==> inputs of run a <==
// uart_top
module uart_top #(
    parameter   OPERAND_WIDTH = 512,
    parameter   ADDER_WIDTH   = 128,
    parameter   NBYTES        = OPERAND_WIDTH / 8,  
    parameter   CLK_FREQ      = 125_000_000,
    parameter   BAUD_RATE     = 7_812_500    
  )  
  (
    input   wire   iClk, iRst,
    input   wire   iRx,
    output  wire   oTx
  );
clock: 3.08 ns
lec_check: 0
cap_margin: 40
core_margin: 2
core_utilization: 72
cts_cluster_diameter: 395
cts_cluster_size: 14
place_density_lb_addon: 0.24
setup_slack_margin: 0.91
slew_margin: 20
run.sh (not shown) runs the stock make flow with config.mk's settings and CLKGATE_MAP_FILE=.
==> inputs of run b, as changes to run a <==
- CAP_MARGIN: 40 -> 20
- CORE_UTILIZATION: 72 -> 57
- CTS_CLUSTER_DIAMETER: 395 -> default
- CTS_CLUSTER_SIZE: 14 -> default
- PLACE_DENSITY_LB_ADDON: 0.24 -> default
- SETUP_SLACK_MARGIN: 0.91 -> -0.52
- TNS_END_PERCENT: default -> 5
==> flow/constraint.sdc (replaced) <==
create_clock -name core_clock -period 5.34 [get_ports {iClk}]
set_input_delay 1.0680 -clock core_clock [delete_from_list [all_inputs] [get_ports {iClk}]]
set_output_delay 1.0680 -clock core_clock [all_outputs]
set_load 0.01 [all_outputs]
==> results <==
	run a	run b
Status	finished with violations	timing/DRC/antenna clean
Layout check failures	negative setup slack	-
Switch share	21.9%	21.5%
Synth-to-layout area growth	12.7%	10.6%
Power per unit of standard cell area	559 nW/um^2	372 nW/um^2
Filler-free cell count of the finished design	15,600	15,900
Layout Utilization	81.3%	63.4%
RSZ-0062 raised after global routing	yes	no
Combined buffer and inverter count along the critical path	5	1
Combinational group share of total power	3.6%	2.7%
Achievable clock frequency	274 MHz	239 MHz
Inst Count DP	15,200	15,300
Met1 layer usage reported by global route	48.7%	41.4%
Clock group power	0.0304 W	0.0234 W
Relative area of non-clock buffer cells in the final design	5.24%	1.22%
Reg area	63,400 sq um	63,300 sq um
Metal3 WL	25,900 um	16,600 um
Violation count after the first detailed-routing iteration	10,900	8,031
DPL Wire Length	216,000 um	218,000 um
Multi-input gate area in the final layout	52,300 sq um	50,500 sq um

========
==> inputs of job 6864 <==
Starting RTL as in the previous note.
clock: 8.0 ns
lec_check: 0
cap_margin: 20
cell_pad_in_sites_global_placement: 2
core_aspect_ratio: 1.62
core_margin: 2
core_utilization: 59
cts_cluster_diameter: 293
cts_cluster_size: 100
gpl_routability_driven: 0
place_density: 0.42
slew_margin: 5
==> job 5340 (differences from job 6864) <==
CELL_PAD_IN_SITES_GLOBAL_PLACEMENT = default   (was 2)
CORE_ASPECT_RATIO = default   (was 1.62)
CORE_UTILIZATION = 66   (was 59)
CTS_CLUSTER_DIAMETER = default   (was 293)
CTS_CLUSTER_SIZE = default   (was 100)
GPL_ROUTABILITY_DRIVEN = default   (was 0)
PLACE_DENSITY = default   (was 0.42)
SLEW_MARGIN = 20   (was 5)
==> flow/constraint.sdc (replaced) <==
create_clock -name core_clock -period 6.94 [get_ports {iClk}]
set_input_delay 1.3880 -clock core_clock [delete_from_list [all_inputs] [get_ports {iClk}]]
set_output_delay 1.3880 -clock core_clock [all_outputs]
set_load 0.01 [all_outputs]
==> job 5571 (differences from job 6864) <==
CELL_PAD_IN_SITES_GLOBAL_PLACEMENT = default   (was 2)
CORE_ASPECT_RATIO = default   (was 1.62)
CORE_UTILIZATION = 58   (was 59)
CTS_CLUSTER_DIAMETER = default   (was 293)
CTS_CLUSTER_SIZE = default   (was 100)
GPL_ROUTABILITY_DRIVEN = default   (was 0)
PLACE_DENSITY = default   (was 0.42)
SLEW_MARGIN = 20   (was 5)
==> flow/constraint.sdc (replaced) <==
create_clock -name core_clock -period 6.94 [get_ports {iClk}]
set_input_delay 1.3880 -clock core_clock [delete_from_list [all_inputs] [get_ports {iClk}]]
set_output_delay 1.3880 -clock core_clock [all_outputs]
set_load 0.01 [all_outputs]
==> results <==
|  | job 5340 | job 5571 | job 6864 |
|---|---|---|---|
| Ratio of total power to cell area | 283 mW/mm^2 | 284 mW/mm^2 | - |
| Setup repair after global routing missed its margin | false | false | - |
| Sum of overflow across all layers after global routing | 0 | 0 | - |
| Met2 track demand over resource in global routing | 0.533 | 0.495 | - |
| Post-CTS Hold Fix Bufs | 0 | 0 | - |
| Number of gates resized after cts | 0 | 0 | - |
| Sequential Area | 0.0633 sq mm | 0.0633 sq mm | - |
| Required @ worst endpoint | 7.72 ns | 7.71 ns | - |
| Status | timing/DRC/antenna clean | timing/DRC/antenna clean | did not finish |
| Last stage reached | - | - | global placement without I/O (3_1_place_gp_skip_io) |
| Critical Setup Path Class | reg2reg | reg2reg | - |
| Detailed route wirelength on metal3 | 17700 um | 15700 um | - |
| Fraction of the core area covered by cells at the end of the flow | 0.726 | 0.639 | - |
| Chip Area | 0.183 sq mm | 0.208 sq mm | 0.205 sq mm |
| Placer Congestion | 0.963 | 0.911 | - |
| Share of total power in combinational logic | 0.027 | 0.027 | - |
| Global route hottest layer | met2 | met2 | - |
| Pwr top | registers | registers | - |
| Layout buffering overhead excluding clock cells | 0.00904 | 0.00913 | - |
| Hold_ws | 0.352 ns | 0.337 ns | - |
| Number of remaining DRC errors | 0 | 0 | - |
Power is estimated from default activity; no workload was simulated.
